Design calculator, start of the top module:
module calculator(
	input newkey,
	input [4:0] keycode,
	input clk,
	input rst,
	output reg [19:0] x,
	output reg led							 
	);
For scale: ~2500 cells after synthesis, ~42 flip-flops, ~17000 um^2 of cells after synthesis.
clock: 10.0 ns
lec_check: 0
abc_area: 1
cap_margin: 20
core_margin: 2
core_utilization: 30
cts_cluster_diameter: 307
cts_cluster_size: 98
hold_slack_margin: -0.07
place_density_lb_addon: 0.05
setup_slack_margin: 2.92
slew_margin: 20
tns_end_percent: 15
run.sh (not shown) runs the stock make flow with config.mk's settings and CLKGATE_MAP_FILE=.
The starting point completed with no timing, DRC or antenna violations.
Next try:
ABC_AREA = unset   (was 1)
CORE_UTILIZATION = 40   (was 30)
CTS_CLUSTER_DIAMETER = unset   (was 307)
CTS_CLUSTER_SIZE = unset   (was 98)
HOLD_SLACK_MARGIN = unset   (was -0.07)
PLACE_DENSITY_LB_ADDON = unset   (was 0.05)
SETUP_SLACK_MARGIN = unset   (was 2.92)
TNS_END_PERCENT = unset   (was 15)
Via count falls by 11%.
Critical path depth falls by 9.
Synthesized cell count falls by 24%.
Synthesized area falls by 5.8%.
Worst setup slack is worse by 1000 ps.
Design area falls by 8.2%.
Routed wire length falls by 21%.
Sequential power barely changes.
Power falls by 14%.
Global-route usage rises by 2.7 points.
Non-clock buffer count falls by 10.
Next try:
ABC_AREA = 1   (was unset)
CELL_PAD_IN_SITES_GLOBAL_PLACEMENT = 3   (was unset)
CORE_UTILIZATION = 29   (was 40)
CTS_CLUSTER_DIAMETER = 307   (was unset)
CTS_CLUSTER_SIZE = 98   (was unset)
HOLD_SLACK_MARGIN = -0.07   (was unset)
PLACE_DENSITY_LB_ADDON = 0.05   (was unset)
TNS_END_PERCENT = 15   (was unset)
=> The changed run completed with no timing, DRC or antenna violations; hold slack got worse by 30 ps; via count increases by 13%; total power increases by 19%; worst setup slack improved by 520 ps; cell area increases by 8.1%; combinational power increases by 33%; flip-flop count does not change; clock-buffer cell count decreases by 1; critical path depth increases by 9; synthesized cell count increases by 32%.
Next try:
ABC_AREA = unset   (was 1)
CELL_PAD_IN_SITES_GLOBAL_PLACEMENT = unset   (was 3)
CORE_UTILIZATION = 17   (was 29)
CTS_CLUSTER_DIAMETER = unset   (was 307)
CTS_CLUSTER_SIZE = unset   (was 98)
HOLD_SLACK_MARGIN = unset   (was -0.07)
PLACE_DENSITY_LB_ADDON = unset   (was 0.05)
TNS_END_PERCENT = unset   (was 15)
clock period = 12.2 ns   (was 10.0 ns; I/O delays follow)
After rerunning: The changed run finished clean. Final area came out lower by 2.5%. Synthesized area came out lower by 5.8%. Via count came out lower by 12%. Hold slack improves by 17 ps. Routed wire length came out lower by 28%. Combinational power came out lower by 39%. Cell count came out lower by 3.9%. Power came out lower by 33%.
Next try:
CORE_UTILIZATION = 40   (was 17)
clock period = 7.87 ns   (was 12.2 ns; I/O delays follow)
=>
- power rises by well over a third
- combinational power rises by well over a third
- routed wire length rises by a few percent
- setup slack got worse by 4100 ps

Setup of alpha:
calculator again, from the RTL that the note above started with.
Settings: LEC_CHECK=0, CAP_MARGIN=20, CORE_MARGIN=2, CORE_UTILIZATION=72, MAX_ROUTING_LAYER=met4, PLACE_DENSITY=0.79, SLEW_MARGIN=20; clock period 8.22 ns.
alpha went all the way through synthesis, placement and routing and the layout is clean on timing, DRC and antenna.
Here is what was changed in the inputs of beta compared with alpha.
- clearing MAX_ROUTING_LAYER, which used to be met4
- swapping 72 for 40 in CORE_UTILIZATION
- clearing PLACE_DENSITY, which used to be 0.79
- swapping 8.22 for 10.6 in the clock period (ns, I/O delays scaled along)
### Flow results
beta ran to completion and came out clean on the timing, design-rule and antenna checks.
Measured against each other, beta and alpha differ in total inserted antenna cells, the lower figure coming from beta.
The largest net degree at the start of global routing in beta was lower than what alpha gave.
Compared with alpha, beta shows global-route wire length before repair that has gone up by a few percent.
Compared with alpha, beta shows relative contribution of the clock network to total power lower by 0.3 points.
Diff alpha -> beta | area of all placed cells without fillers | up slightly
beta vs alpha, critical path data arrival time went up by 0.02 ns.
Row non-clock buffer count: beta lower / alpha higher
Against alpha, cell count in beta rose by more than 10%.
Summary of beta over alpha: final worst slack shows an increase of 2.35 ns, total power now sits lower.
What gamma does differently from beta at the input level:
- putting CTS_CLUSTER_SIZE at 98 where nothing was set
- putting HOLD_SLACK_MARGIN at -0.07 where nothing was set
- putting CTS_CLUSTER_DIAMETER at 118 where nothing was set
- swapping 10.6 for 10.0 in the clock period (ns, I/O delays scaled along)
### Flow results
Of gamma and beta, it is gamma that has the higher switching power.
For design area, gamma and beta come out practically identical.
Placed wire-length estimate after detailed placement ended up about 0.5% lower on gamma than on beta.
Taking beta as the reference point, the wire length on met1 of gamma falls by about 0.9%.
gamma: worst stage delay on the critical path is 0.06 ns higher than what beta reported.
[inputs] delta vs gamma
- changing CTS_CLUSTER_DIAMETER from 118 to 307
- changing CORE_UTILIZATION from 40 to 66
- setting TNS_END_PERCENT to 15 for the first time
- setting PLACE_DENSITY to 0.35 for the first time
- setting ABC_AREA to 1 for the first time
## What came out
- delta vs. gamma: layout overhead on the synthesized area went down by 1.8 points.
- Of gamma and delta, gamma shows the higher parity-gate share of the synthesized area counting xor and xnor cells, with delta below it.
- Wire: delta routes more than gamma
- Diff gamma -> delta | combinational gate area | down by a few percent
- x[9] as the startpoint of the worst setup timing path was reported by gamma, and x[8] by delta.
- Note that the amount of wire on met3 after detailed routing recorded for delta amounts to 1.6 times the value seen in gamma.
- Sort gamma and delta by clock skew asc -> top: gamma
- Higher number of rows created at floorplan goes to gamma over delta.
- Looking at via count, delta sits about 18% higher than gamma does.
- On multi-input logic portion of the cell area, the higher figure sits with gamma, not delta.
- Comparing gamma and delta, total met2 wirelength after detailed routing is lower on gamma.
- Post-synthesis instance area ends up lower on gamma.
Input-level comparison between epsilon and delta:
- a deleted TNS_END_PERCENT that had been 15
- a change of CTS_CLUSTER_DIAMETER from 307 to 203
- a change of CORE_UTILIZATION from 66 to 40
Results
Depth of the critical timing path with buffers and inverters included went up by a little under 10% going from delta to epsilon.
Final critical-path share of the clock period: epsilon < delta
On epsilon: global-route usage over all layers is 11 points lower than what delta gave.
In epsilon the post-route cell area turned out 410 µm² higher than in delta.
Area growth from synthesis to layout: higher on epsilon
Looking at die span in y, epsilon sits about 28% above delta.
Power and IR drop assume default switching activity.
